File: flow/run.sh
#!/bin/bash
# the make line also repeats each setting of config.mk as NAME=value (left out here)
make -C /OpenROAD-flow-scripts/flow DESIGN_CONFIG=/design/flow/config.mk WORK_HOME=/design/flow/orfs CLKGATE_MAP_FILE= finish
File: flow/config.mk
export PLATFORM = sky130hd
export DESIGN_NAME = unsigned_nonrestoring
export DESIGN_NICKNAME = unsigned_nonrestoring
export VERILOG_FILES = /design/flow/design.v
export SDC_FILE = /design/flow/constraint.sdc
export NUM_CORES = 4
export LEC_CHECK = 0
export CAP_MARGIN = 20
export CORE_MARGIN = 2
export CORE_UTILIZATION = 70
export CTS_CLUSTER_DIAMETER = 85
export CTS_CLUSTER_SIZE = 40
export SETUP_SLACK_MARGIN = 1.13
export SLEW_MARGIN = 20
File: flow/constraint.sdc
create_clock -name core_clock -period 4.65 [get_ports {clk}]
set_input_delay 0.9300 -clock core_clock [delete_from_list [all_inputs] [get_ports {clk}]]
set_output_delay 0.9300 -clock core_clock [all_outputs]
set_load 0.01 [all_outputs]
File: flow/design.v
module unsigned_nonrestoring #(
    parameter int WIDTH = 32
) (
    input logic go,
    input logic[WIDTH-1:0] divisor,
    input logic[WIDTH-1:0] dividend,
    input logic clk, rst,
    output logic done,
    output logic[WIDTH-1:0] quotient,
    output logic[WIDTH-1:0] remainder,
    output logic divide_by_zero
);
typedef enum logic [1:0] {
    WAIT,
    COMPUTE,
    DONE
} state_t;
state_t next_state, state_R;
logic[WIDTH-1:0] Q_R, next_Q, quotient_R, next_quotient, remainder_R, next_remainder;
logic[WIDTH:0] A_R, next_A, B_R, next_B, B_twos_comp_R, next_B_twos_comp;
logic[$clog2(WIDTH):0] Count_R, next_Count;
logic done_R, next_done;
logic divide_by_zero_R, next_divide_by_zero;
assign done = done_R;
assign divide_by_zero = divide_by_zero_R;
assign quotient = quotient_R;
assign remainder = remainder_R;
always_ff @(posedge clk or posedge rst) begin
    if(rst) begin
        state_R <= WAIT;
        Q_R <= '0;
        A_R <= '0;
        B_R <= '0;
        B_twos_comp_R <= '0;
        Count_R <= '0;
        quotient_R <= '0;
        remainder_R <= '0;
        done_R <= 1'b0;
        divide_by_zero_R <= 1'b0;
    end
    else begin
        state_R <= next_state;
        Q_R <= next_Q;
        A_R <= next_A;
        B_R <= next_B;
        B_twos_comp_R <= next_B_twos_comp;
        Count_R <= next_Count;
        quotient_R <= next_quotient;
        remainder_R <= next_remainder;
        done_R <= next_done;
        divide_by_zero_R <= next_divide_by_zero;
    end
end 
logic[WIDTH:0] A_temp;
always_comb begin
    logic[WIDTH:0] one;
    one = 1;
    A_temp = '0;
    next_Q = Q_R;
    next_A = A_R;
    next_B = B_R;
    next_B_twos_comp = B_twos_comp_R;
    next_Count = Count_R;
    next_remainder = remainder_R;
    next_quotient = quotient_R;
    next_state = state_R;
    next_divide_by_zero = divide_by_zero_R;
    next_done = done_R;
    case(state_R)
        WAIT: begin
            if (go) begin
                if(divisor == 0) begin
                    next_state = DONE;
                    next_done = 1'b1;
                    next_divide_by_zero = 1'b1;
                end
                else begin
                    next_A = '0;
                    next_B = {1'b0,divisor};
                    next_B_twos_comp = ~next_B + one;
                    next_Q = dividend;
                    next_Count = WIDTH;
                    next_state = COMPUTE;
                end
            end
        end
        COMPUTE: begin
            if(A_R[WIDTH]) begin
                A_temp = {A_R[WIDTH-1:0], Q_R[WIDTH-1]};
                next_A = A_temp + B_R;
            end else begin
                A_temp = {A_R[WIDTH-1:0], Q_R[WIDTH-1]};
                next_A = A_temp + B_twos_comp_R;
            end
            next_Q = {Q_R[WIDTH-2:0],~next_A[WIDTH]};
            next_Count = Count_R - 1;
            if(next_Count == 0) begin 
                next_state = DONE;
                if(next_A[WIDTH]) next_remainder = next_A[WIDTH-1:0] + B_R;
                else next_remainder = next_A[WIDTH-1:0];
                next_quotient = next_Q[WIDTH-1:0];
                next_done = 1;
            end
        end
        DONE: begin
            next_done = 0;
            next_divide_by_zero = 1'b0;
            next_state = WAIT;
        end
    endcase
end
endmodule
==> results of run 1 <==
per-stage QoR:
step | setup TNS, ns | hold slack, ns
floorplan | -0.448 | 0.426
detailed placement | -4.07 | 0.464
global placement | -2.39 | 0.446
==> flow_summary.rst, run 1 <==
Physical design figures
=======================

.. list-table::
   :header-rows: 1

   * - Metric
     - Value
   * - Result of the run
     - aborted with a tool error
   * - Stage where the run ended
     - clock tree synthesis (4_1_cts)
   * - Tool Error
     - [ERROR DPL-0033] detailed placement checks failed during check placement.
   * - Mux contribution to synthesized area
     - around an eighth
   * - Synth async-reset ratio
     - ~100%
   * - Cell type with the largest total area
     - dfrtp_1
   * - Top FF cell, synth
     - dfrtp_1
   * - Synthesized area per cell
     - between 9 and 10 µm²
   * - Area share of fa/ha/maj cells after synthesis
     - under 10%
   * - Final RePlAce weighted congestion
     - around 0.96
   * - Core Box Area
     - ~17000 µm²
   * - Total instance count after detailed placement
     - roughly 1800
   * - Count of synthesis-stage warnings from yosys
     - 1
   * - Port buffer count
     - ~130
   * - Most used standard cells in the synthesized netlist
     - dfrtp_1 (203), nand2_1 (179), o21ai_0 (113), mux2_2 (93), ha_1 (71)
   * - Post-synthesis cell type with the largest instance count
     - dfrtp_1
   * - Floorplan utilization
     - between 70% and 80%
   * - Xor and xnor area share after synthesis
     - 6.21%
   * - Post-Synth Simple-Gate Area
     - between 10% and 20%
   * - Height of the die
     - between 100 and 150 µm
   * - Number of nets at floorplan
     - around 1400
   * - Main combinational cell family by area after synthesis
     - AND-OR/OR-AND gates
   * - Area reported by Yosys stat
     - 12400 µm²
   * - Placement-stage cell area
     - 15400 µm²
   * - Die ar.
     - 18800 µm²
   * - Post-synthesis instance area
     - approximately 12000 µm²
   * - Ao+oa area frac
     - between 10% and 20%
   * - Sum of net half-perimeters after detailed placement
     - about 26 mm
   * - Number of cell rows
     - ~48
   * - Ports
     - between 100 and 150
   * - Top cell type's share of synthesized area
     - between 40 and 50%
   * - Synth Register Bits
     - between 200 and 250
   * - Overall die width
     - about 140 µm
   * - Biggest area contributors in the synthesized netlist
     - dfrtp_1 (41%), mux2_2 (8.4%), ha_1 (7.2%), nand2_1 (5.4%), mux2i_1 (4.6%)
   * - Number of enable flip-flop cells
     - 0
   * - Distinct lib cells used
     - ~70
   * - Count of instantiated cells in the yosys netlist
     - about 1300
   * - Pre-CTS setup slack
     - -0.734 ns
   * - Register share after synthesis
     - 41.1%
   * - Gate Count Post-Synth
     - 1277
==> run 2, diff against run 1 <==
- CELL_PAD_IN_SITES_DETAIL_PLACEMENT: unset -> 0
- CORE_UTILIZATION: 70 -> 33
- CTS_CLUSTER_DIAMETER: 85 -> unset
- CTS_CLUSTER_SIZE: 40 -> unset
- GPL_ROUTABILITY_DRIVEN: unset -> 0
- GPL_TIMING_DRIVEN: unset -> 1
- PLACE_DENSITY_LB_ADDON: unset -> 0.0
- SETUP_SLACK_MARGIN: 1.13 -> unset
- clock period: 4.65 -> 3.34 ns (I/O delays scaled with it)
==> flow_summary.rst, run 2 <==
Run summary
-----------

.. list-table::
   :header-rows: 1

   * - Metric
     - Value
   * - Result of the run
     - complete, but fails checks (was aborted with a tool error)
   * - Set of violated layout checks
     - negative setup slack
   * - Xor and xnor area share after synthesis
     - 6.21% (unchanged)
   * - Worst setup EP type
     - flip-flop
   * - Count of instantiated cells in the yosys netlist
     - 1277 (unchanged)
   * - Worst rel slew slack
     - between 50% and 60%
   * - Post-synthesis cell type with the largest instance count
     - dfrtp_1 (unchanged)
   * - Number of stages on the worst hold path
     - 1
   * - Overall via count from detail_route
     - ~11000
   * - Top FF cell, synth
     - dfrtp_1 (unchanged)
   * - Crit path depth
     - 24
   * - Area share of fa/ha/maj cells after synthesis
     - 7.47% (unchanged)
   * - Final setup fails
     - ~42
   * - Destination of the worst register-to-register timing path
     - remainder_R[31]
   * - Gate Count Post-Synth
     - 1277 (unchanged)
   * - Maximum root-to-sink buffer count
     - 3
   * - Sum of net half-perimeters after detailed placement
     - 29.0 mm (was 26.0 mm)
   * - Number of antenna violations at the first check in global routing
     - 1
   * - Ao+oa area frac
     - 16.5% (unchanged)
   * - Worst skew pair latency
     - between 0.5 and 0.6 ns
   * - Final Routed Wirelength
     - 39.3 mm
   * - Area of all placed cells without fillers
     - between 15000 and 20000 µm²
   * - Setup Skew
     - 0.0168 ns
   * - CTS hold repair buffers
     - 0
   * - TritonCTS clock tree
     - yes
   * - Final core utilization
     - a little over half
   * - Cell type of the slowest stage on the worst timing path
     - or4_4
   * - Number of nets at floorplan
     - 1417 (unchanged)
   * - Number of enable flip-flop cells
     - 0 (unchanged)
   * - Largest net degree at the start of global routing
     - roughly 90
   * - Distinct lib cells used
     - 70 (unchanged)
   * - Synth Register Bits
     - 204 (unchanged)
   * - Type of origin of the critical path
     - flip-flop
   * - Worst setup margin
     - -1.71 ns
   * - All-Layer GR Usage
     - just over 20%
   * - Post-Synth Simple-Gate Area
     - 12.6% (unchanged)
   * - Worst R2R Setup Slack
     - -1.71 ns
   * - Post-synthesis instance area
     - 12400 µm² (unchanged)
   * - Number of nets in the layout
     - between 1500 and 2000
   * - Synthesized area per cell
     - 9.73 µm² (unchanged)
   * - Number of cell rows
     - 71 (was 48)
   * - Biggest area contributors in the synthesized netlist
     - dfrtp_1 (41%), mux2_2 (8.4%), ha_1 (7.2%), nand2_1 (5.4%), mux2i_1 (4.6%) (unchanged)
   * - Overall die width
     - 198 µm (was 137 µm)
   * - Number of clock sinks
     - between 200 and 250
   * - Total instance count after detailed placement
     - 2194 (was 1761)
   * - Placement-stage cell area
     - 17000 µm² (was 15400 µm²)
   * - Main combinational cell family by area after synthesis
     - AND-OR/OR-AND gates (unchanged)
   * - Area reported by Yosys stat
     - 12400 µm² (unchanged)
   * - Cts bufs inserted
     - 26
   * - Die ar.
     - 39200 µm² (was 18800 µm²)
   * - Synth async-reset ratio
     - 100% (unchanged)
   * - Buffers plus inverters on the worst setup path
     - 1
   * - Number of max-slew violations in the final report
     - 0
   * - Ports
     - 133 (unchanged)
   * - DRT iter0 DRCs
     - around 340
   * - Final non-filler cell total
     - about 2300
   * - Per-cell via count in the routed design
     - around 4.8
   * - Arrival time reported for the critical path endpoint
     - 5.48 ns
   * - Highest achievable clock rate
     - 198 MHz
   * - Height of the die
     - 198 µm (was 137 µm)
   * - Count of synthesis-stage warnings from yosys
     - 1 (unchanged)
   * - Post-layout min period
     - ~5.1 ns
   * - Floorplan utilization
     - 33.2% (was 71.8%)
   * - CTS clock-pin slew for the worst setup and hold paths
     - around 0.06 ns
   * - Cell type with the largest total area
     - dfrtp_1 (unchanged)
   * - Type of the most critical hold path
     - reg2reg
   * - Mux contribution to synthesized area
     - 13.0% (unchanged)
   * - Top cell type's share of synthesized area
     - 40.9% (unchanged)
   * - RSZ-0062 raised after global routing
     - yes
   * - Capture point of the worst path
     - remainder_R[31]
   * - DR pass1 iterations
     - 4
   * - Post-Route Setup TNS
     - -42.63 ns
   * - Detail Route Antenna Nets
     - 0
   * - Start point of the worst min-delay path
     - B_twos_comp_R[32]
   * - Critical path cell sequence
     - buf_6, mux2_4, ha_4, o211ai_4, a21oi_4, a2111oi_4, o21ai_2, o41ai_4, o21ba_4, o21ai_4, a31oi_4, xnor2_2, ha_4, nand3_4, nor2_4, nand2_2, o2111ai_4, a31oi_4, o21bai_4, a2111oi_4, or4_4, nand3_2, xnor2_1, o21ai_1
   * - Crit path kind
     - reg2reg
   * - Final Hold Violating Endpoints
     - 0
   * - # diodes
     - 0
   * - Number of warning messages in the logs
     - 36
   * - Slew at the pin closest to its max-slew limit
     - between 0.6 and 0.7 ns
   * - Smallest hold slack
     - between 0.4 and 0.5 ns
   * - Crit path max fanout
     - 4
   * - Residual DRC count
     - 0
   * - Most used standard cells in the synthesized netlist
     - dfrtp_1 (203), nand2_1 (179), o21ai_0 (113), mux2_2 (93), ha_1 (71) (unchanged)
   * - Post-DR wirelength/cell
     - between 15 and 20 µm
   * - Maximum level of the CTS H-tree
     - 1
   * - Synthesis-to-layout area growth
     - 57.7%
   * - Depth of the worst register-to-register path
     - 24
   * - Core Box Area
     - 37400 µm² (was 17300 µm²)
   * - Launch point of the critical path
     - A_R[32]
   * - Max Cap Viol
     - 0
   * - Number of global-route vias before repair
     - roughly 11000
   * - Slowest stage delay, CP
     - approximately 0.54 ns
   * - Global-route wire length before repair
     - ~62 mm
   * - Delay-heaviest family, CP
     - AND-OR/OR-AND gates
   * - Capture endpoint of the worst hold path
     - B_twos_comp_R[32]
   * - Grt total ovfl
     - 0
   * - Master cell of the clock root buffer
     - clkbuf_16
   * - Beginning of the worst register-to-register path
     - A_R[32]
   * - Register share after synthesis
     - 41.1% (unchanged)
   * - Final period util
     - 151%
   * - Required time worst endpoint
     - roughly 3.8 ns
   * - Port buffer count
     - 132 (unchanged)
==> run 2: metal layers <==
layer	track usage (%)	vias up	share of wire [%]
met1	27.9	5158	48
met2	32.6	169	45
met3	4.21	46	4.6
met4	3.95	2	1.9
met5	0	-	0.033
li1	-	5540	-
==> run 2: final cells by class <==
class	instances	area, µm²
Timing Repair Buffer	513	4610
Sequential cell	204	5110
Clock buffer	39	779
Fill cell	3529	17800
Inverter	34	134
Tap cell	511	639
Clock inverter	7	105
Multi-Input combinational cell	984	8220
==> run 2: repair_timing <==
item | in CTS | in global routing
endpoints found under the setup margin | 44 | 47
pin swaps | 77 | 82
gates resized | 173 | 78
setup buffers | 55 | 22
cloned | 2 | 1
==> run 2: per-stage QoR <==
step	worst slack, ns
after floorplan	-1.62
after global placement	-2.07
after detailed placement	-2.17
after CTS	-1.67
after global routing	-1.94
final	-1.71
==> run 3, diff against run 2 <==
- CELL_PAD_IN_SITES_DETAIL_PLACEMENT: 0 -> unset
- CORE_UTILIZATION: 33 -> 26
- GPL_ROUTABILITY_DRIVEN: 0 -> unset
- GPL_TIMING_DRIVEN: 1 -> unset
- PLACE_DENSITY_LB_ADDON: 0.0 -> unset
- clock period: 3.34 -> 5.67 ns (I/O delays scaled with it)
==> flow_summary.rst, run 3 <==
Run summary
-----------

.. list-table::
   :header-rows: 1

   * - Metric
     - Value
   * - Post-synthesis instance area
     - 12400 µm² (unchanged)
   * - Number of warning messages in the logs
     - 33 (was 36)
   * - Buffers plus inverters on the worst setup path
     - 4 (was 1)
   * - Depth of the worst register-to-register path
     - 23 (was 24)
   * - Highest achievable clock rate
     - 186 MHz (was 198 MHz)
   * - Overall die width
     - 223 µm (was 198 µm)
   * - Final core utilization
     - 32.6% (was 52.4%)
   * - Worst skew pair latency
     - 0.53 ns (was 0.56 ns)
   * - Slew at the pin closest to its max-slew limit
     - 0.839 ns (was 0.686 ns)
   * - Filler Cell Count
     - 4891 (was 3529)
   * - Overall via count from detail_route
     - 9946 (was 10900)
   * - Critical path cell sequence
     - buf_12, buf_4, mux2_2, ha_1, a21o_1, a21o_1, a21oi_1, o31a_1, a31oi_1, buf_4, a31oi_1, o21ai_0, xnor2_2, ha_1, buf_4, a21o_1, a21o_1, a221o_1, o21a_1, o21a_1, nor3_1, nor4b_2, a221o_1 (was buf_6, mux2_4, ha_4, o211ai_4, a21oi_4, a2111oi_4, o21ai_2, o41ai_4, o21ba_4, o21ai_4, a31oi_4, xnor2_2, ha_4, nand3_4, nor2_4, nand2_2, o2111ai_4, a31oi_4, o21bai_4, a2111oi_4, or4_4, nand3_2, xnor2_1, o21ai_1)
   * - Final Routed Wirelength
     - 34.6 mm (was 39.3 mm)
   * - Ports
     - 133 (unchanged)
   * - Cell type of the slowest stage on the worst timing path
     - dfrtp_2 (was or4_4)
   * - Worst R2R Setup Slack
     - 0.30 ns (was -1.71 ns)
   * - CTS hold repair buffers
     - 0 (unchanged)
   * - Count of instantiated cells in the yosys netlist
     - 1277 (unchanged)
   * - Number of antenna violations at the first check in global routing
     - 4 (was 1)
   * - Most used standard cells in the synthesized netlist
     - dfrtp_1 (203), nand2_1 (179), o21ai_0 (113), mux2_2 (93), ha_1 (71) (unchanged)
   * - Register share after synthesis
     - 41.1% (unchanged)
   * - Final period util
     - 94.7% (was 151%)
   * - Setup Skew
     - 0.0159 ns (was 0.0168 ns)
   * - Maximum root-to-sink buffer count
     - 3 (unchanged)
   * - Type of origin of the critical path
     - flip-flop (unchanged)
   * - Final RePlAce weighted congestion
     - between 0.9 and 1
   * - Height of the die
     - 223 µm (was 198 µm)
   * - Final setup fails
     - 0 (was 42)
   * - Number of global-route vias before repair
     - 10400 (was 11200)
   * - Top FF cell, synth
     - dfrtp_1 (unchanged)
   * - Post-layout min period
     - 5.37 ns (was 5.05 ns)
   * - Number of clock sinks
     - 204 (unchanged)
   * - Master cell of the clock root buffer
     - clkbuf_16 (unchanged)
   * - Crit path kind
     - reg2reg (unchanged)
   * - DRT iter0 DRCs
     - 537 (was 343)
   * - Capture endpoint of the worst hold path
     - B_twos_comp_R[32] (unchanged)
   * - Worst rel slew slack
     - 44.1% (was 54.3%)
   * - All-Layer GR Usage
     - 13.9% (was 20.2%)
   * - DR pass1 iterations
     - 4 (unchanged)
   * - CTS clock-pin slew for the worst setup and hold paths
     - 0.06 ns (about the same)
   * - Worst setup EP type
     - flip-flop (unchanged)
   * - Crit path max fanout
     - 20 (was 4)
   * - Main combinational cell family by area after synthesis
     - AND-OR/OR-AND gates (unchanged)
   * - Crit path depth
     - 23 (was 24)
   * - Comb. cell area
     - 7000 µm² (was 8220 µm²)
   * - Beginning of the worst register-to-register path
     - A_R[32] (unchanged)
   * - Sum of net half-perimeters after detailed placement
     - 25.5 mm (was 29.0 mm)
   * - Mux contribution to synthesized area
     - 13.0% (unchanged)
   * - Launch point of the critical path
     - A_R[32] (unchanged)
   * - Result of the run
     - finished clean (was complete, but fails checks)
   * - Synthesis-to-layout area growth
     - 24.5% (was 57.7%)
   * - Post-Synth Simple-Gate Area
     - 12.6% (unchanged)
   * - Count of synthesis-stage warnings from yosys
     - 1 (unchanged)
   * - Required time worst endpoint
     - 6.08 ns (was 3.77 ns)
   * - Gate Count Post-Synth
     - 1277 (unchanged)
   * - Largest net degree at the start of global routing
     - 97 (was 90)
   * - Xor and xnor area share after synthesis
     - 6.21% (unchanged)
   * - Start point of the worst min-delay path
     - B_twos_comp_R[32] (unchanged)
   * - Core Box Area
     - 47400 µm² (was 37400 µm²)
   * - Top cell type's share of synthesized area
     - 40.9% (unchanged)
   * - Cts bufs inserted
     - 24 (was 26)
   * - Synth async-reset ratio
     - 100% (unchanged)
   * - TritonCTS clock tree
     - yes (unchanged)
   * - Post-synthesis cell type with the largest instance count
     - dfrtp_1 (unchanged)
   * - Synthesized area per cell
     - 9.73 µm² (unchanged)
   * - Post-DR wirelength/cell
     - 16.8 µm (was 17.1 µm)
   * - Die ar.
     - 49500 µm² (was 39200 µm²)
   * - Number of nets at floorplan
     - 1417 (unchanged)
   * - Area reported by Yosys stat
     - 12400 µm² (unchanged)
   * - Ao+oa area frac
     - 16.5% (unchanged)
   * - Smallest hold slack
     - 0.469 ns (was 0.475 ns)
   * - Residual DRC count
     - 0 (unchanged)
   * - Number of cell rows
     - 80 (was 71)
   * - Per-cell via count in the routed design
     - 4.83 (was 4.76)
   * - Global-route wire length before repair
     - 56.2 mm (was 62.0 mm)
   * - Most common cell type on the critical path
     - a21o_1
   * - Number of enable flip-flop cells
     - 0 (unchanged)
   * - Detail Route Antenna Nets
     - 0 (unchanged)
   * - Max Cap Viol
     - 0 (unchanged)
   * - Distinct lib cells used
     - 70 (unchanged)
   * - Cell type with the largest total area
     - dfrtp_1 (unchanged)
   * - Area of all placed cells without fillers
     - 15500 µm² (was 19600 µm²)
   * - Arrival time reported for the critical path endpoint
     - 5.78 ns (was 5.48 ns)
   * - Type of the most critical hold path
     - reg2reg (unchanged)
   * - Biggest area contributors in the synthesized netlist
     - dfrtp_1 (41%), mux2_2 (8.4%), ha_1 (7.2%), nand2_1 (5.4%), mux2i_1 (4.6%) (unchanged)
   * - Port buffer count
     - 132 (unchanged)
   * - Slowest stage delay, CP
     - 0.46 ns (was 0.54 ns)
   * - Floorplan utilization
     - 26.2% (was 33.2%)
   * - Delay-heaviest family, CP
     - AND-OR/OR-AND gates (unchanged)
   * - Placement-stage cell area
     - 14700 µm² (was 17000 µm²)
   * - Synth Register Bits
     - 204 (unchanged)
   * - Capture point of the worst path
     - remainder_R[30] (was remainder_R[31])
   * - Number of max-slew violations in the final report
     - 0 (unchanged)
   * - Number of nets in the layout
     - 1570 (was 1903)
   * - Sequential cell area in the final layout
     - 5110 µm² (unchanged)
   * - Maximum level of the CTS H-tree
     - 1 (unchanged)
   * - Destination of the worst register-to-register timing path
     - remainder_R[30] (was remainder_R[31])
   * - Area share of fa/ha/maj cells after synthesis
     - 7.47% (unchanged)
   * - Number of stages on the worst hold path
     - 1 (unchanged)
   * - Grt total ovfl
     - 0 (unchanged)
   * - Final Hold Violating Endpoints
     - 0 (unchanged)
## run 3: routing by layer
layer | global-route usage (%) | up-vias | wire [µm]
met5 | 0 | - | 22
met4 | 4.63 | 4 | 937
met3 | 3.17 | 62 | 2140
met2 | 23.2 | 257 | 16100
met1 | 17.8 | 4748 | 15400
li1 | - | 4875 | -
## run 3: layout make-up
| class | count | share of cell area [%] |
|---|---|---|
| multi-input combinational | 984 | 45.2 |
| sequential | 204 | 33.0 |
| timing repair buffer | 182 | 11.4 |
| tap | 615 | 4.97 |
| clock buffer | 35 | 4.35 |
| inverter | 34 | 0.849 |
| clock inverter | 4 | 0.162 |
| antenna | 2 | 0.0323 |
## run 3: metrics by stage
| stage | cells | setup slack (ns) | setup TNS [ns] |
|---|---|---|---|
| final | 2060 | 0.302 | 0 |
| after global placement | 2018 | 0.116 | 0 |
| after CTS | 2057 | 0.0789 | 0 |
| after detailed placement | 2018 | -0.112 | -0.112 |
| after floorplan | 1277 | 0.195 | 0 |
| after global routing | 2059 | -0.00278 | -0.00278 |
## run 3: timing repair
item                       4_1_cts  5_1_grt
setup endpoints to repair        1        5
resized                          3       12
buffers inserted                 0        1
cloned                           0        0
pin swaps                        0        2
==> run 4, diff against run 3 <==
- CORE_MARGIN: 2 -> 5
- CORE_UTILIZATION: 26 -> 43
- CTS_CLUSTER_SIZE: unset -> 72
- MIN_ROUTING_LAYER: unset -> met1
- PLACE_DENSITY: unset -> 0.53
- SETUP_SLACK_MARGIN: unset -> -0.17
- TNS_END_PERCENT: unset -> 25
- clock period: 5.67 -> 3.96 ns (I/O delays scaled with it)
==> flow_summary.rst, run 4 <==
Run summary
-----------

.. list-table::
   :header-rows: 1

   * - Metric
     - Value
   * - Top cell type's share of synthesized area
     - 40.9% (unchanged)
   * - Count of synthesis-stage warnings from yosys
     - 1 (unchanged)
   * - Crit path kind
     - reg2reg (unchanged)
   * - Worst setup EP type
     - flip-flop (unchanged)
   * - Detail Route Antenna Nets
     - 0 (unchanged)
   * - DR pass1 iterations
     - 5 (was 4)
   * - Number of enable flip-flop cells
     - 0 (unchanged)
   * - Placement-stage cell area
     - 16300 µm² (was 14700 µm²)
   * - Area share of fa/ha/maj cells after synthesis
     - 7.47% (unchanged)
   * - Floorplan utilization
     - 43.4% (was 26.2%)
   * - RSZ-0062 raised after global routing
     - yes
   * - Register share after synthesis
     - 41.1% (unchanged)
   * - Maximum level of the CTS H-tree
     - 1 (unchanged)
   * - All-Layer GR Usage
     - 22.0% (was 13.9%)
   * - Distinct lib cells used
     - 70 (unchanged)
   * - Slew at the pin closest to its max-slew limit
     - 0.801 ns (was 0.839 ns)
   * - Launch point of the critical path
     - A_R[32] (unchanged)
   * - Final Hold Violating Endpoints
     - 0 (unchanged)
   * - Number of max-slew violations in the final report
     - 0 (unchanged)
   * - Type of the most critical hold path
     - reg2reg (unchanged)
   * - Area of all placed cells without fillers
     - 18600 µm² (was 15500 µm²)
   * - Set of violated layout checks
     - negative setup slack
   * - Ports
     - 133 (unchanged)
   * - Number of nets in the layout
     - 1851 (was 1570)
   * - Final period util
     - 129% (was 94.7%)
   * - Number of warning messages in the logs
     - 36 (was 33)
   * - Number of stages on the worst hold path
     - 2 (was 1)
   * - Beginning of the worst register-to-register path
     - A_R[32] (unchanged)
   * - Start point of the worst min-delay path
     - B_twos_comp_R[4] (was B_twos_comp_R[32])
   * - Capture endpoint of the worst hold path
     - B_twos_comp_R[4] (was B_twos_comp_R[32])
   * - Number of global-route vias before repair
     - 11200 (was 10400)
   * - Final setup fails
     - 32 (was 0)
   * - Biggest area contributors in the synthesized netlist
     - dfrtp_1 (41%), mux2_2 (8.4%), ha_1 (7.2%), nand2_1 (5.4%), mux2i_1 (4.6%) (unchanged)
   * - Worst skew pair latency
     - 0.55 ns (was 0.53 ns)
   * - Die ar.
     - 32400 µm² (was 49500 µm²)
   * - Filler Cell Count
     - 2370 (was 4891)
   * - Arrival time reported for the critical path endpoint
     - 5.51 ns (was 5.78 ns)
   * - Mux contribution to synthesized area
     - 13.0% (unchanged)
   * - Depth of the worst register-to-register path
     - 24 (was 23)
   * - Worst setup margin
     - -1.15 ns (was 0.302 ns)
   * - Count of instantiated cells in the yosys netlist
     - 1277 (unchanged)
   * - Post-synthesis instance area
     - 12400 µm² (unchanged)
   * - CTS clock-pin slew for the worst setup and hold paths
     - 0.06 ns (about the same)
   * - Port buffer count
     - 132 (unchanged)
   * - Post-layout min period
     - 5.11 ns (was 5.37 ns)
   * - Required time worst endpoint
     - 4.36 ns (was 6.08 ns)
   * - CTS hold repair buffers
     - 0 (unchanged)
   * - Type of origin of the critical path
     - flip-flop (unchanged)
   * - Cts bufs inserted
     - 25 (was 24)
   * - Overall via count from detail_route
     - 10900 (was 9946)
   * - Post-DR wirelength/cell
     - 17.2 µm (was 16.8 µm)
   * - Top FF cell, synth
     - dfrtp_1 (unchanged)
   * - Post-synthesis cell type with the largest instance count
     - dfrtp_1 (unchanged)
   * - Setup Skew
     - 0.0133 ns (was 0.0159 ns)
   * - TritonCTS clock tree
     - yes (unchanged)
   * - Number of antenna violations at the first check in global routing
     - 3 (was 4)
   * - Worst rel slew slack
     - 46.6% (was 44.1%)
   * - Cell type of the slowest stage on the worst timing path
     - or4_1 (was dfrtp_2)
   * - Global-route wire length before repair
     - 59.0 mm (was 56.2 mm)
   * - Maximum root-to-sink buffer count
     - 3 (unchanged)
   * - Buffers plus inverters on the worst setup path
     - 2 (was 4)
   * - Post-Synth Simple-Gate Area
     - 12.6% (unchanged)
   * - Total instance count after detailed placement
     - 2024 (was 2018)
   * - Grt total ovfl
     - 0 (unchanged)
   * - Destination of the worst register-to-register timing path
     - remainder_R[31] (was remainder_R[30])
   * - Most used standard cells in the synthesized netlist
     - dfrtp_1 (203), nand2_1 (179), o21ai_0 (113), mux2_2 (93), ha_1 (71) (unchanged)
   * - Core Box Area
     - 28600 µm² (was 47400 µm²)
   * - Critical path cell sequence
     - buf_6, buf_6, mux2_4, ha_4, a21o_1, a2111oi_4, o21ai_2, o41ai_4, o21ba_2, o21ai_2, a31oi_1, xnor2_1, ha_2, nand3_4, nor2_4, nand2_2, o2111ai_4, a31oi_4, o21bai_4, a2111oi_4, or4_1, nand3_2, xnor2_2, o21ai_1 (was buf_12, buf_4, mux2_2, ha_1, a21o_1, a21o_1, a21oi_1, o31a_1, a31oi_1, buf_4, a31oi_1, o21ai_0, xnor2_2, ha_1, buf_4, a21o_1, a21o_1, a221o_1, o21a_1, o21a_1, nor3_1, nor4b_2, a221o_1)
   * - Ao+oa area frac
     - 16.5% (unchanged)
   * - Final Routed Wirelength
     - 36.4 mm (was 34.6 mm)
   * - Area reported by Yosys stat
     - 12400 µm² (unchanged)
   * - Largest net degree at the start of global routing
     - 78 (was 97)
   * - Final RePlAce weighted congestion
     - 0.891 (was 0.911)
   * - Sum of net half-perimeters after detailed placement
     - 26.5 mm (was 25.5 mm)
   * - Cell type with the largest total area
     - dfrtp_1 (unchanged)
   * - Number of nets at floorplan
     - 1417 (unchanged)
   * - Max Cap Viol
     - 0 (unchanged)
   * - DRT iter0 DRCs
     - 514 (was 537)
   * - Residual DRC count
     - 0 (unchanged)
   * - Xor and xnor area share after synthesis
     - 6.21% (unchanged)
   * - Capture point of the worst path
     - remainder_R[31] (was remainder_R[30])
   * - Synthesis-to-layout area growth
     - 49.7% (was 24.5%)
   * - Master cell of the clock root buffer
     - clkbuf_16 (unchanged)
   * - Number of clock sinks
     - 204 (unchanged)
   * - Number of cell rows
     - 62 (was 80)
   * - Delay-heaviest family, CP
     - AND-OR/OR-AND gates (unchanged)
   * - Main combinational cell family by area after synthesis
     - AND-OR/OR-AND gates (unchanged)
   * - Overall die width
     - 180 µm (was 223 µm)
   * - Synthesized area per cell
     - 9.73 µm² (unchanged)
   * - Crit path depth
     - 24 (was 23)
   * - Worst R2R Setup Slack
     - -1.15 ns (was 0.30 ns)
   * - Crit path max fanout
     - 4 (was 20)
   * - Slowest stage delay, CP
     - 0.53 ns (was 0.46 ns)
   * - Synth async-reset ratio
     - 100% (unchanged)
   * - Height of the die
     - 180 µm (was 223 µm)
   * - Final non-filler cell total
     - 2115 (was 2060)
   * - Per-cell via count in the routed design
     - 5.16 (was 4.83)
   * - Highest achievable clock rate
     - 196 MHz (was 186 MHz)
   * - Result of the run
     - complete, but fails checks (was finished clean)
   * - Gate Count Post-Synth
     - 1277 (unchanged)
   * - Synth Register Bits
     - 204 (unchanged)
-- run 4: metrics by stage --
stage	setup slack, ns	setup TNS, ns	util, %	hold WS [ns]
global route	-1.36	-21.33	65.0	0.495
detailed placement	-1.72	-27.66	56.8	0.463
global placement	-1.61	-25.74	56.8	0.448
finish	-1.15	-14.98	65.0	0.478
floorplan	-1.51	-13.41	-	0.426
CTS	-1.11	-18.93	63.3	0.481
-- run 4: layout make-up --
type / count / area [µm²] / area share, %
Multi-Input combinational cell: 984 / 7860 / 42.3
Sequential cell: 204 / 5110 / 27.5
Timing Repair Buffer: 462 / 4070 / 21.9
Clock buffer: 33 / 706 / 3.80
Tap cell: 384 / 480 / 2.58
Clock inverter: 13 / 239 / 1.29
Inverter: 34 / 131 / 0.707
Antenna cell: 1 / 2.50 / 0.0135
-- run 4: repair_timing --
item | CTS | global route
resized | 134 | 95
setup endpoints to repair | 35 | 36
pin swaps | 56 | 68
cloned | 1 | 0
buffers inserted | 35 | 20
-- run 4: per-layer routing --
| metal | up-vias | track usage (%) | share of wire (%) |
|---|---|---|---|
| met5 | - | 0 | 0.058 |
| li1 | 5457 | - | - |
| met3 | 49 | 4.75 | 5.5 |
| met1 | 5202 | 30.6 | 47 |
| met4 | 4 | 4.36 | 2.1 |
| met2 | 208 | 35.8 | 45 |
==> run 5, diff against run 4 <==
- CORE_MARGIN: 5 -> 2
- CORE_UTILIZATION: 43 -> 65
- CTS_CLUSTER_SIZE: 72 -> 100
- MIN_ROUTING_LAYER: met1 -> unset
- PLACE_DENSITY: 0.53 -> unset
- SETUP_SLACK_MARGIN: -0.17 -> unset
- TNS_END_PERCENT: 25 -> unset
- clock period: 3.96 -> 6.33 ns (I/O delays scaled with it)
==> flow_summary.rst, run 5 <==
Run summary
-----------

.. list-table::
   :header-rows: 1

   * - Metric
     - Value
   * - Result of the run
     - finished clean (was complete, but fails checks)
   * - Largest net degree at the start of global routing
     - 100 (was 78)
   * - Overall via count from detail_route
     - 9939 (was 10900)
   * - Worst skew pair latency
     - 0.53 ns (was 0.55 ns)
   * - Post-DR wirelength/cell
     - 18.2 µm (was 17.2 µm)
   * - Crit path kind
     - reg2reg (unchanged)
   * - Cell type with the largest total area
     - dfrtp_1 (unchanged)
   * - Slowest stage delay, CP
     - 0.54 ns (was 0.53 ns)
   * - DR pass1 iterations
     - 5 (unchanged)
   * - Final setup fails
     - 0 (was 32)
   * - Beginning of the worst register-to-register path
     - A_R[32] (unchanged)
   * - Global-route wire length before repair
     - 48.8 mm (was 59.0 mm)
   * - Post-layout min period
     - 5.89 ns (was 5.11 ns)
   * - Destination of the worst register-to-register timing path
     - remainder_R[31] (unchanged)
   * - Port buffer count
     - 132 (unchanged)
   * - Number of antenna violations at the first check in global routing
     - 0 (was 3)
   * - Post-Synth Simple-Gate Area
     - 12.6% (unchanged)
   * - RSZ-0062 raised after global routing
     - no (was yes)
   * - Core Box Area
     - 18700 µm² (was 28600 µm²)
   * - Critical path cell sequence
     - mux2_2, ha_1, o21ai_0, o21ai_0, a21oi_2, o21ai_0, o22ai_1, o21ai_0, xnor2_1, ha_1, nand3_1, nor2_1, nand2_1, o2111ai_1, a31oi_2, o21bai_1, a2111oi_2, or4_1, nand3_1, xnor2_1, o21ai_0 (was buf_6, buf_6, mux2_4, ha_4, a21o_1, a2111oi_4, o21ai_2, o41ai_4, o21ba_2, o21ai_2, a31oi_1, xnor2_1, ha_2, nand3_4, nor2_4, nand2_2, o2111ai_4, a31oi_4, o21bai_4, a2111oi_4, or4_1, nand3_2, xnor2_2, o21ai_1)
   * - Final period util
     - 93.0% (was 129%)
   * - Per-cell via count in the routed design
     - 6.03 (was 5.16)
   * - Synthesis-to-layout area growth
     - 18.2% (was 49.7%)
   * - Sum of net half-perimeters after detailed placement
     - 21.3 mm (was 26.5 mm)
   * - Crit path depth
     - 21 (was 24)
   * - Xor and xnor area share after synthesis
     - 6.21% (unchanged)
   * - # diodes
     - 0 (was 1)
   * - Ports
     - 133 (unchanged)
   * - Top FF cell, synth
     - dfrtp_1 (unchanged)
   * - Capture endpoint of the worst hold path
     - B_twos_comp_R[32] (was B_twos_comp_R[4])
   * - Grt total ovfl
     - 0 (unchanged)
   * - All-Layer GR Usage
     - 30.0% (was 22.0%)
   * - Synth async-reset ratio
     - 100% (unchanged)
   * - Worst setup EP type
     - flip-flop (unchanged)
   * - Post-synthesis cell type with the largest instance count
     - dfrtp_1 (unchanged)
   * - Setup Skew
     - 0.0155 ns (was 0.0133 ns)
   * - Arrival time reported for the critical path endpoint
     - 6.27 ns (was 5.51 ns)
   * - Area reported by Yosys stat
     - 12400 µm² (unchanged)
   * - CTS hold repair buffers
     - 0 (unchanged)
   * - Worst rel slew slack
     - 30.3% (was 46.6%)
   * - Top cell type's share of synthesized area
     - 40.9% (unchanged)
   * - Depth of the worst register-to-register path
     - 21 (was 24)
   * - Number of nets in the layout
     - 1537 (was 1851)
   * - Type of origin of the critical path
     - flip-flop (unchanged)
   * - Most used standard cells in the synthesized netlist
     - dfrtp_1 (203), nand2_1 (179), o21ai_0 (113), mux2_2 (93), ha_1 (71) (unchanged)
   * - CTS clock-pin slew for the worst setup and hold paths
     - 0.06 ns (about the same)
   * - Main combinational cell family by area after synthesis
     - AND-OR/OR-AND gates (unchanged)
   * - Die ar.
     - 20200 µm² (was 32400 µm²)
   * - Gate Count Post-Synth
     - 1277 (unchanged)
   * - Register share after synthesis
     - 41.1% (unchanged)
   * - Ao+oa area frac
     - 16.5% (unchanged)
   * - Post-Route Setup TNS
     - 0 ns (was -14.98 ns)
   * - Maximum level of the CTS H-tree
     - 1 (unchanged)
   * - Slew at the pin closest to its max-slew limit
     - 1.05 ns (was 0.801 ns)
   * - Type of the most critical hold path
     - reg2reg (unchanged)
   * - Number of warning messages in the logs
     - 35 (was 36)
   * - Pre-CTS setup slack
     - 0.240 ns (was -1.72 ns)
   * - Maximum root-to-sink buffer count
     - 3 (unchanged)
   * - Overall die width
     - 142 µm (was 180 µm)
   * - Synth Register Bits
     - 204 (unchanged)
   * - Number of enable flip-flop cells
     - 0 (unchanged)
   * - Cell type of the slowest stage on the worst timing path
     - or4_1 (unchanged)
   * - Launch point of the critical path
     - A_R[32] (unchanged)
   * - Count of instantiated cells in the yosys netlist
     - 1277 (unchanged)
   * - Area share of fa/ha/maj cells after synthesis
     - 7.47% (unchanged)
   * - Count of synthesis-stage warnings from yosys
     - 1 (unchanged)
   * - Cts bufs inserted
     - 23 (was 25)
   * - Synthesized area per cell
     - 9.73 µm² (unchanged)
   * - Number of clock sinks
     - 204 (unchanged)
   * - Number of global-route vias before repair
     - 9598 (was 11200)
   * - Worst R2R Setup Slack
     - 0.44 ns (was -1.15 ns)
   * - Capture point of the worst path
     - remainder_R[31] (unchanged)
   * - Highest achievable clock rate
     - 170 MHz (was 196 MHz)
   * - Buffers plus inverters on the worst setup path
     - 0 (was 2)
   * - Required time worst endpoint
     - 6.71 ns (was 4.36 ns)
   * - Final RePlAce weighted congestion
     - 0.905 (was 0.891)
   * - Number of cell rows
     - 50 (was 62)
   * - Number of nets at floorplan
     - 1417 (unchanged)
   * - Delay-heaviest family, CP
     - AND-OR/OR-AND gates (unchanged)
   * - Final Hold Violating Endpoints
     - 0 (unchanged)
   * - DRT iter0 DRCs
     - 761 (was 514)
   * - Biggest area contributors in the synthesized netlist
     - dfrtp_1 (41%), mux2_2 (8.4%), ha_1 (7.2%), nand2_1 (5.4%), mux2i_1 (4.6%) (unchanged)
   * - Crit path max fanout
     - 10 (was 4)
   * - Distinct lib cells used
     - 70 (unchanged)
   * - Most common cell type on the critical path
     - o21ai_0
   * - TritonCTS clock tree
     - yes (unchanged)
   * - Final Routed Wirelength
     - 29.9 mm (was 36.4 mm)
   * - Master cell of the clock root buffer
     - clkbuf_16 (unchanged)
   * - Post-synthesis instance area
     - 12400 µm² (unchanged)
   * - Height of the die
     - 142 µm (was 180 µm)
   * - Detail Route Antenna Nets
     - 0 (unchanged)
   * - Mux contribution to synthesized area
     - 13.0% (unchanged)
   * - Max Cap Viol
     - 0 (unchanged)
   * - Number of stages on the worst hold path
     - 1 (was 2)
   * - Residual DRC count
     - 0 (unchanged)
   * - Count of buffers added by post-CTS timing repair for setup
     - 0 (was 35)
   * - Start point of the worst min-delay path
     - B_twos_comp_R[32] (was B_twos_comp_R[4])
   * - Number of max-slew violations in the final report
     - 0 (unchanged)
   * - Worst setup margin
     - 0.443 ns (was -1.15 ns)
   * - Floorplan utilization
     - 66.4% (was 43.4%)
run 5: through the flow:
step	cells	hold slack [ns]	utilization, %	cell area (µm²)
3_5_place_dp	1605	0.448	74.5	13900
5_1_grt	1647	0.466	78.5	14700
2_1_floorplan	1277	0.426	-	12400
6_report	1647	0.466	78.5	14700
3_3_place_gp	1605	0.448	74.5	13900
4_1_cts	1646	0.463	78.3	14600
run 5: layout make-up:
class,instances,area [µm²]
Tap cell,234,293
Fill cell,1321,4020
Timing Repair Buffer,150,1470
Clock inverter,11,95.1
Sequential cell,204,5110
Inverter,34,131
Multi-Input combinational cell,984,6970
Clock buffer,30,622
run 5: timing repair:
| action | in CTS | in global routing |
|---|---|---|
| resized | 0 | 5 |
| hold endpoints to repair | 0 | 0 |
| endpoints found under the setup margin | 0 | 2 |
run 5: layer usage:
layer / share of wire (%) / global-route usage, %
met1: 45 / 41.7
met2: 46 / 47.4
met3: 6.9 / 6.16
met4: 2.8 / 9.37
met5: 0 / 0
==> run 6, diff against run 5 <==
- CAP_MARGIN: 20 -> 25
- CELL_PAD_IN_SITES_DETAIL_PLACEMENT: unset -> 0
- CORE_ASPECT_RATIO: unset -> 0.56
- CORE_UTILIZATION: 65 -> 54
- CTS_CLUSTER_SIZE: 100 -> unset
- GPL_TIMING_DRIVEN: unset -> 0
- MAX_ROUTING_LAYER: unset -> met4
- MIN_ROUTING_LAYER: unset -> met2
- PLACE_DENSITY_LB_ADDON: unset -> 0.2
- SLEW_MARGIN: 20 -> 10
- TNS_END_PERCENT: unset -> 5
- clock period: 6.33 -> 4.79 ns (I/O delays scaled with it)
==> flow_summary.rst, run 6 <==
Physical design figures
=======================

.. list-table::
   :header-rows: 1

   * - Metric
     - Value
   * - Result of the run
     - aborted with a tool error (was finished clean)
   * - Stage where the run ended
     - global routing (5_1_grt)
   * - Tool Error
     - [ERROR GRT-0116] Global routing finished with congestion. Check the congestion regions in the DRC Viewer.
   * - Xor and xnor area share after synthesis
     - 6.21% (unchanged)
   * - Count of synthesis-stage warnings from yosys
     - 1 (unchanged)
   * - Top cell type's share of synthesized area
     - 40.9% (unchanged)
   * - Ports
     - 133 (unchanged)
   * - Post-Synth Simple-Gate Area
     - 12.6% (unchanged)
   * - Die ar.
     - 24300 µm² (was 20200 µm²)
   * - Cts bufs inserted
     - 20 (was 23)
   * - Sum of net half-perimeters after detailed placement
     - 28.2 mm (was 21.3 mm)
   * - Synth Register Bits
     - 204 (unchanged)
   * - Number of nets at floorplan
     - 1417 (unchanged)
   * - Area share of fa/ha/maj cells after synthesis
     - 7.47% (unchanged)
   * - Main combinational cell family by area after synthesis
     - AND-OR/OR-AND gates (unchanged)
   * - Mux contribution to synthesized area
     - 13.0% (unchanged)
   * - Floorplan utilization
     - 55.2% (was 66.4%)
   * - Most used standard cells in the synthesized netlist
     - dfrtp_1 (203), nand2_1 (179), o21ai_0 (113), mux2_2 (93), ha_1 (71) (unchanged)
   * - Height of the die
     - 118 µm (was 142 µm)
   * - Number of cell rows
     - 41 (was 50)
   * - Post-synthesis cell type with the largest instance count
     - dfrtp_1 (unchanged)
   * - Total instance count after detailed placement
     - 1716 (was 1605)
   * - Biggest area contributors in the synthesized netlist
     - dfrtp_1 (41%), mux2_2 (8.4%), ha_1 (7.2%), nand2_1 (5.4%), mux2i_1 (4.6%) (unchanged)
   * - Top FF cell, synth
     - dfrtp_1 (unchanged)
   * - Synth async-reset ratio
     - 100% (unchanged)
   * - Pre-CTS setup slack
     - -2.46 ns (was 0.240 ns)
   * - Ao+oa area frac
     - 16.5% (unchanged)
   * - Master cell of the clock root buffer
     - clkbuf_16 (unchanged)
   * - Maximum level of the CTS H-tree
     - 1 (unchanged)
   * - Area reported by Yosys stat
     - 12400 µm² (unchanged)
   * - Overall die width
     - 207 µm (was 142 µm)
   * - Port buffer count
     - 132 (unchanged)
   * - Synthesized area per cell
     - 9.73 µm² (unchanged)
   * - Number of clock sinks
     - 204 (unchanged)
   * - Gate Count Post-Synth
     - 1277 (unchanged)
   * - Core Box Area
     - 22500 µm² (was 18700 µm²)
   * - Distinct lib cells used
     - 70 (unchanged)
   * - Final RePlAce weighted congestion
     - 1.08 (was 0.905)
   * - Post-synthesis instance area
     - 12400 µm² (unchanged)
   * - Maximum root-to-sink buffer count
     - 3 (unchanged)
   * - Register share after synthesis
     - 41.1% (unchanged)
   * - CTS hold repair buffers
     - 0 (unchanged)
   * - All-Layer GR Usage
     - 56.5%
   * - Grt total ovfl
     - 10
   * - Cell type with the largest total area
     - dfrtp_1 (unchanged)
   * - Count of instantiated cells in the yosys netlist
     - 1277 (unchanged)
   * - Number of enable flip-flop cells
     - 0 (unchanged)
run 6: stage by stage:
stage | hold slack (ns) | setup TNS, ns | instance area [µm²]
2_1_floorplan | 0.426 | -1.60 | 12400
4_1_cts | 0.464 | -2.13 | 15800
3_5_place_dp | 0.447 | -27.69 | 14200
3_3_place_gp | 0.446 | -122.38 | 14100
run 6: what timing repair did:
action | in CTS
hold endpoints to repair | 0
setup buffers | 33
endpoints found under the setup margin | 34
resized | 109
pin swaps | 45
gates cloned | 0
run 6: routing by layer:
metal	GRT usage [%]	overflow
met5	-	-
met4	13.7	0
met3	78.4	9
met2	60.0	1
met1	-	-
==> run 7, diff against run 6 <==
- CAP_MARGIN: 25 -> 20
- CORE_ASPECT_RATIO: 0.56 -> unset
- CORE_UTILIZATION: 54 -> 25
- CTS_CLUSTER_SIZE: unset -> 93
- GPL_TIMING_DRIVEN: 0 -> 1
- MIN_ROUTING_LAYER: met2 -> met1
- PLACE_DENSITY: unset -> 0.74
- PLACE_DENSITY_LB_ADDON: 0.2 -> unset
- SETUP_SLACK_MARGIN: unset -> 1.21
- SLEW_MARGIN: 10 -> 0
- TNS_END_PERCENT: 5 -> 35
- clock period: 4.79 -> 7.58 ns (I/O delays scaled with it)
==> flow_summary.rst, run 7 <==
Run summary
-----------

.. list-table::
   :header-rows: 1

   * - Metric
     - Value
   * - Result of the run
     - finished clean (was aborted with a tool error)
   * - Final Routed Wirelength
     - between 30 and 40 mm
   * - Slowest stage delay, CP
     - 0.43 ns
   * - Overall die width
     - 227 µm (was 207 µm)
   * - Highest achievable clock rate
     - approximately 170 MHz
   * - TritonCTS clock tree
     - yes
   * - Global-route wire length before repair
     - ~55 mm
   * - Post-DR wirelength/cell
     - roughly 16 µm
   * - Synthesis-to-layout area growth
     - 24.1%
   * - Delay-heaviest family, CP
     - AND-OR/OR-AND gates
   * - Xor and xnor area share after synthesis
     - 6.21% (unchanged)
   * - Final core utilization
     - a little under a third
   * - Number of global-route vias before repair
     - slightly above 10000
   * - Crit path max fanout
     - 29
   * - Distinct lib cells used
     - 70 (unchanged)
   * - Maximum level of the CTS H-tree
     - 1 (unchanged)
   * - Number of warning messages in the logs
     - 33
   * - Per-cell via count in the routed design
     - approximately 4.8
   * - Final period util
     - 76.9%
   * - Final Hold Violating Endpoints
     - 0
   * - Final setup fails
     - 0
   * - DRT iter0 DRCs
     - ~600
   * - Post-Route Setup TNS
     - 0 ns
   * - Synth Register Bits
     - 204 (unchanged)
   * - Sum of net half-perimeters after detailed placement
     - 25.2 mm (was 28.2 mm)
   * - Master cell of the clock root buffer
     - clkbuf_16 (unchanged)
   * - Required time worst endpoint
     - approximately 8.0 ns
   * - Gate Count Post-Synth
     - 1277 (unchanged)
   * - Cts bufs inserted
     - 26 (was 20)
   * - Number of clock sinks
     - 204 (unchanged)
   * - Type of the most critical hold path
     - reg2reg
   * - Number of nets in the layout
     - ~1500
   * - Synth async-reset ratio
     - 100% (unchanged)
   * - Main combinational cell family by area after synthesis
     - AND-OR/OR-AND gates (unchanged)
   * - Start point of the worst min-delay path
     - B_twos_comp_R[32]
   * - Number of nets at floorplan
     - 1417 (unchanged)
   * - Post-synthesis cell type with the largest instance count
     - dfrtp_1 (unchanged)
   * - Biggest area contributors in the synthesized netlist
     - dfrtp_1 (41%), mux2_2 (8.4%), ha_1 (7.2%), nand2_1 (5.4%), mux2i_1 (4.6%) (unchanged)
   * - Count of instantiated cells in the yosys netlist
     - 1277 (unchanged)
   * - Worst skew pair latency
     - 0.53 ns
   * - Floorplan utilization
     - 25.4% (was 55.2%)
   * - All-Layer GR Usage
     - 13.7%
   * - Pre-CTS setup slack
     - 1.25 ns (was -2.46 ns)
   * - Crit path kind
     - reg2reg
   * - Number of stages on the worst hold path
     - 1
   * - Port buffer count
     - 132 (unchanged)
   * - Buffers plus inverters on the worst setup path
     - 2
   * - Setup Skew
     - ~0.017 ns
   * - Post-Synth Simple-Gate Area
     - 12.6% (unchanged)
   * - Crit path depth
     - 23
   * - Destination of the worst register-to-register timing path
     - remainder_R[31]
   * - Ports
     - 133 (unchanged)
   * - Area share of fa/ha/maj cells after synthesis
     - 7.47% (unchanged)
   * - Slew at the pin closest to its max-slew limit
     - between 1 and 1.5 ns
   * - Worst setup EP type
     - flip-flop
   * - Capture point of the worst path
     - remainder_R[31]
   * - Arrival time reported for the critical path endpoint
     - around 6.3 ns
   * - Residual DRC count
     - 0
   * - Core Box Area
     - 49000 µm² (was 22500 µm²)
   * - Beginning of the worst register-to-register path
     - A_R[32]
   * - Count of synthesis-stage warnings from yosys
     - 1 (unchanged)
   * - CTS hold repair buffers
     - 0 (unchanged)
   * - Worst setup margin
     - roughly 1.7 ns
   * - Synthesized area per cell
     - 9.73 µm² (unchanged)
   * - Grt total ovfl
     - 0
   * - Cell type of the slowest stage on the worst timing path
     - dfrtp_2
   * - Capture endpoint of the worst hold path
     - B_twos_comp_R[32]
   * - Launch point of the critical path
     - A_R[32]
   * - Critical path cell sequence
     - buf_12, mux2_2, ha_1, a21o_1, a2111oi_2, o21ai_1, o41ai_4, o21ba_2, o21ai_0, a31oi_1, xnor2_1, ha_1, inv_1, nor2_1, a221oi_2, o2111ai_2, a31oi_2, o21bai_2, a2111oi_2, or4_1, nand3_1, xnor2_1, o21ai_0
   * - Top FF cell, synth
     - dfrtp_1 (unchanged)
   * - Final RePlAce weighted congestion
     - 0.886 (was 1.08)
   * - Type of origin of the critical path
     - flip-flop
   * - Number of enable flip-flop cells
     - 0 (unchanged)
   * - CTS clock-pin slew for the worst setup and hold paths
     - around 0.060 ns
   * - Cell type with the largest total area
     - dfrtp_1 (unchanged)
   * - Worst rel slew slack
     - between 20% and 30%
   * - Height of the die
     - 227 µm (was 118 µm)
   * - Largest net degree at the start of global routing
     - approximately 98
   * - Area reported by Yosys stat
     - 12400 µm² (unchanged)
   * - Register share after synthesis
     - 41.1% (unchanged)
   * - Depth of the worst register-to-register path
     - 23
   * - Worst R2R Setup Slack
     - 1.75 ns
   * - Overall via count from detail_route
     - 9952
   * - Number of max-slew violations in the final report
     - 0
   * - Post-synthesis instance area
     - 12400 µm² (unchanged)
   * - Number of antenna violations at the first check in global routing
     - 7
   * - Ao+oa area frac
     - 16.5% (unchanged)
   * - Post-layout min period
     - approximately 5.8 ns
   * - Mux contribution to synthesized area
     - 13.0% (unchanged)
   * - Detail Route Antenna Nets
     - 0
   * - Top cell type's share of synthesized area
     - 40.9% (unchanged)
   * - RSZ-0062 raised after global routing
     - no
   * - Max Cap Viol
     - 0
   * - Number of cell rows
     - 81 (was 41)
   * - Maximum root-to-sink buffer count
     - 3 (unchanged)
   * - DR pass1 iterations
     - 5
   * - Most used standard cells in the synthesized netlist
     - dfrtp_1 (203), nand2_1 (179), o21ai_0 (113), mux2_2 (93), ha_1 (71) (unchanged)
   * - Die ar.
     - 51500 µm² (was 24300 µm²)
run 7: layout make-up:
type,instances,area (µm²)
fillers,4946,33500
clock buffers,33,748
well taps,664,831
clock inverters,15,143
multi-input cells,984,6980
inverters,34,131
diodes,7,17.5
repair buffers,146,1460
flip-flops and latches,204,5110
run 7: repair_timing:
action                                  4_1_cts  5_1_grt
buffers inserted                              0        2
gates resized                                 0       10
endpoints found under the setup margin        0        3
hold endpoints to repair                      0        0
run 7: per-layer routing:
layer / share of wire (%) / vias up / GRT usage (%)
met4: 2.5 / 0 / 4.07
li1: - / 4826 / -
met2: 46 / 277 / 21.9
met1: 44 / 4790 / 17.0
met5: 0 / - / -
met3: 7.3 / 59 / 3.34
run 7: metrics by stage:
stage / std cells / area [µm²] / hold slack, ns
6_report: 2087 / 15400 / 0.459
5_1_grt: 2087 / 15400 / 0.493
4_1_cts: 2077 / 15300 / 0.461
3_5_place_dp: 2029 / 14400 / 0.448
3_3_place_gp: 2028 / 14400 / 0.442
2_1_floorplan: 1277 / 12400 / 0.426
==> run 8, diff against run 7 <==
- CELL_PAD_IN_SITES_DETAIL_PLACEMENT: 0 -> unset
- CORE_UTILIZATION: 25 -> 58
- CTS_CLUSTER_SIZE: 93 -> unset
- GPL_TIMING_DRIVEN: 1 -> unset
- MAX_ROUTING_LAYER: met4 -> unset
- MIN_ROUTING_LAYER: met1 -> unset
- PLACE_DENSITY: 0.74 -> unset
- SETUP_SLACK_MARGIN: 1.21 -> unset
- SLEW_MARGIN: 0 -> 20
- TNS_END_PERCENT: 35 -> unset
- clock period: 7.58 -> 3.21 ns (I/O delays scaled with it)
==> flow_summary.rst, run 8 <==
Run summary
-----------

.. list-table::
   :header-rows: 1

   * - Metric
     - Value
   * - Number of stages on the worst hold path
     - 1 (unchanged)
   * - Number of global-route vias before repair
     - 11800 (was 10200)
   * - Most used standard cells in the synthesized netlist
     - dfrtp_1 (203), nand2_1 (179), o21ai_0 (113), mux2_2 (93), ha_1 (71) (unchanged)
   * - Buffers plus inverters on the worst setup path
     - 5 (was 2)
   * - Global-route wire length before repair
     - 59.1 mm (was 54.7 mm)
   * - Number of antenna violations at the first check in global routing
     - 0 (was 7)
   * - Number of nets in the layout
     - 1862 (was 1536)
   * - Number of nets at floorplan
     - 1417 (unchanged)
   * - Beginning of the worst register-to-register path
     - A_R[32] (unchanged)
   * - Core Box Area
     - 21000 µm² (was 49000 µm²)
   * - Die ar.
     - 22600 µm² (was 51500 µm²)
   * - DR pass1 iterations
     - 7 (was 5)
   * - Sequential cell area in the final layout
     - 5110 µm² (unchanged)
   * - Cell type with the largest total area
     - dfrtp_1 (unchanged)
   * - Set of violated layout checks
     - negative setup slack
   * - Maximum level of the CTS H-tree
     - 1 (unchanged)
   * - Depth of the worst register-to-register path
     - 23 (unchanged)
   * - Comb. cell area
     - 7920 µm² (was 6980 µm²)
   * - Type of origin of the critical path
     - flip-flop (unchanged)
   * - Type of the most critical hold path
     - reg2reg (unchanged)
   * - Slowest stage delay, CP
     - 0.51 ns (was 0.43 ns)
   * - Count of instantiated cells in the yosys netlist
     - 1277 (unchanged)
   * - Arrival time reported for the critical path endpoint
     - 5.63 ns (was 6.28 ns)
   * - Worst R2R Setup Slack
     - -2.02 ns (was 1.75 ns)
   * - Grt total ovfl
     - 0 (unchanged)
   * - Setup Skew
     - 0.0147 ns (was 0.0173 ns)
   * - Synth async-reset ratio
     - 100% (unchanged)
   * - Register share after synthesis
     - 41.1% (unchanged)
   * - Ports
     - 133 (unchanged)
   * - Worst skew pair latency
     - 0.53 ns (about the same)
   * - Final period util
     - 163% (was 76.9%)
   * - Most common cell type on the critical path
     - buf_4
   * - Synth Register Bits
     - 204 (unchanged)
   * - Final Routed Wirelength
     - 39.9 mm (was 34.3 mm)
   * - # diodes
     - 0 (was 7)
   * - Final setup fails
     - 44 (was 0)
   * - Distinct lib cells used
     - 70 (unchanged)
   * - Port buffer count
     - 132 (unchanged)
   * - DRT iter0 DRCs
     - 815 (was 601)
   * - Post-layout min period
     - 5.23 ns (was 5.83 ns)
   * - Floorplan utilization
     - 59.1% (was 25.4%)
   * - Number of max-slew violations in the final report
     - 0 (unchanged)
   * - Residual DRC count
     - 0 (unchanged)
   * - Post-Synth Simple-Gate Area
     - 12.6% (unchanged)
   * - Top FF cell, synth
     - dfrtp_1 (unchanged)
   * - Number of cell rows
     - 53 (was 81)
   * - Result of the run
     - complete, but fails checks (was finished clean)
   * - Worst rel slew slack
     - 55.9% (was 28.3%)
   * - RSZ-0062 raised after global routing
     - yes (was no)
   * - Required time worst endpoint
     - 3.61 ns (was 8.03 ns)
   * - Per-cell via count in the routed design
     - 5.90 (was 4.77)
   * - Overall via count from detail_route
     - 11900 (was 9952)
   * - Count of synthesis-stage warnings from yosys
     - 1 (unchanged)
   * - Number of enable flip-flop cells
     - 0 (unchanged)
   * - Xor and xnor area share after synthesis
     - 6.21% (unchanged)
   * - Max Cap Viol
     - 0 (unchanged)
   * - Crit path depth
     - 23 (unchanged)
   * - Crit path max fanout
     - 7 (was 29)
   * - Area share of fa/ha/maj cells after synthesis
     - 7.47% (unchanged)
   * - Detail Route Antenna Nets
     - 0 (unchanged)
   * - Start point of the worst min-delay path
     - quotient_R[0] (was B_twos_comp_R[32])
   * - All-Layer GR Usage
     - 32.8% (was 13.7%)
   * - Biggest area contributors in the synthesized netlist
     - dfrtp_1 (41%), mux2_2 (8.4%), ha_1 (7.2%), nand2_1 (5.4%), mux2i_1 (4.6%) (unchanged)
   * - Highest achievable clock rate
     - 191 MHz (was 171 MHz)
   * - Cts bufs inserted
     - 23 (was 26)
   * - Worst setup margin
     - -2.02 ns (was 1.75 ns)
   * - Post-DR wirelength/cell
     - 19.8 µm (was 16.4 µm)
   * - Slew at the pin closest to its max-slew limit
     - 0.662 ns (was 1.08 ns)
   * - TritonCTS clock tree
     - yes (unchanged)
   * - Mux contribution to synthesized area
     - 13.0% (unchanged)
   * - Post-synthesis instance area
     - 12400 µm² (unchanged)
   * - Top cell type's share of synthesized area
     - 40.9% (unchanged)
   * - Height of the die
     - 150 µm (was 227 µm)
   * - Final Hold Violating Endpoints
     - 0 (unchanged)
   * - Critical path cell sequence
     - buf_6, buf_6, mux2_2, ha_1, nand3_1, nor2_2, and3_1, a211oi_2, a31oi_2, buf_4, a31oi_2, buf_4, o21bai_2, buf_4, xor2_2, ha_4, and4_1, a221o_1, o21a_1, o21a_1, nor3_2, nor4b_2, a221o_1 (was buf_12, mux2_2, ha_1, a21o_1, a2111oi_2, o21ai_1, o41ai_4, o21ba_2, o21ai_0, a31oi_1, xnor2_1, ha_1, inv_1, nor2_1, a221oi_2, o2111ai_2, a31oi_2, o21bai_2, a2111oi_2, or4_1, nand3_1, xnor2_1, o21ai_0)
   * - Overall die width
     - 150 µm (was 227 µm)
   * - Sum of net half-perimeters after detailed placement
     - 26.2 mm (was 25.2 mm)
   * - Filler Cell Count
     - 1067 (was 4946)
   * - Pre-CTS setup slack
     - -2.21 ns (was 1.25 ns)
   * - Maximum root-to-sink buffer count
     - 3 (unchanged)
   * - Number of warning messages in the logs
     - 40 (was 33)
   * - Delay-heaviest family, CP
     - AND-OR/OR-AND gates (unchanged)
   * - CTS clock-pin slew for the worst setup and hold paths
     - 0.06 ns (about the same)
   * - Launch point of the critical path
     - A_R[32] (unchanged)
   * - Gate Count Post-Synth
     - 1277 (unchanged)
   * - Master cell of the clock root buffer
     - clkbuf_16 (unchanged)
   * - Area reported by Yosys stat
     - 12400 µm² (unchanged)
   * - Capture point of the worst path
     - remainder_R[30] (was remainder_R[31])
   * - Main combinational cell family by area after synthesis
     - AND-OR/OR-AND gates (unchanged)
   * - Crit path kind
     - reg2reg (unchanged)
[run 8: metal layers]
metal,global-route usage [%],up-vias,share of wire [%]
met3,5.97,132,6.8
met4,11.4,0,4.4
met2,56.0,465,49
met5,0,-,0
met1,41.9,5803,40
li1,-,5479,-
[run 8: final cells by class]
cell class	instances	share of cell area [%]
multi-input cells	984	43.1
flip-flops and latches	204	27.8
repair buffers	475	22.2
clock buffers	35	3.65
well taps	275	1.87
inverters	34	0.729
clock inverters	5	0.627
[run 8: timing repair]
action / in CTS / in global routing
gates resized: 68 / 92
setup endpoints to repair: 50 / 79
hold buffers: 0 / 0
setup buffers: 17 / 15
pin swaps: 36 / 48
[run 8: per-stage QoR]
step	setup TNS (ns)	instances	area (µm²)	hold WS [ns]	utilization, %
2_1_floorplan	-38.65	1277	12700	0.426	-
3_3_place_gp	-83.93	1941	16500	0.445	78.6
3_5_place_dp	-94.63	1941	16500	0.469	78.6
4_1_cts	-43.20	1998	17800	0.485	84.6
5_1_grt	-49.48	2012	18400	0.504	87.4
6_report	-43.65	2012	18400	0.481	87.4
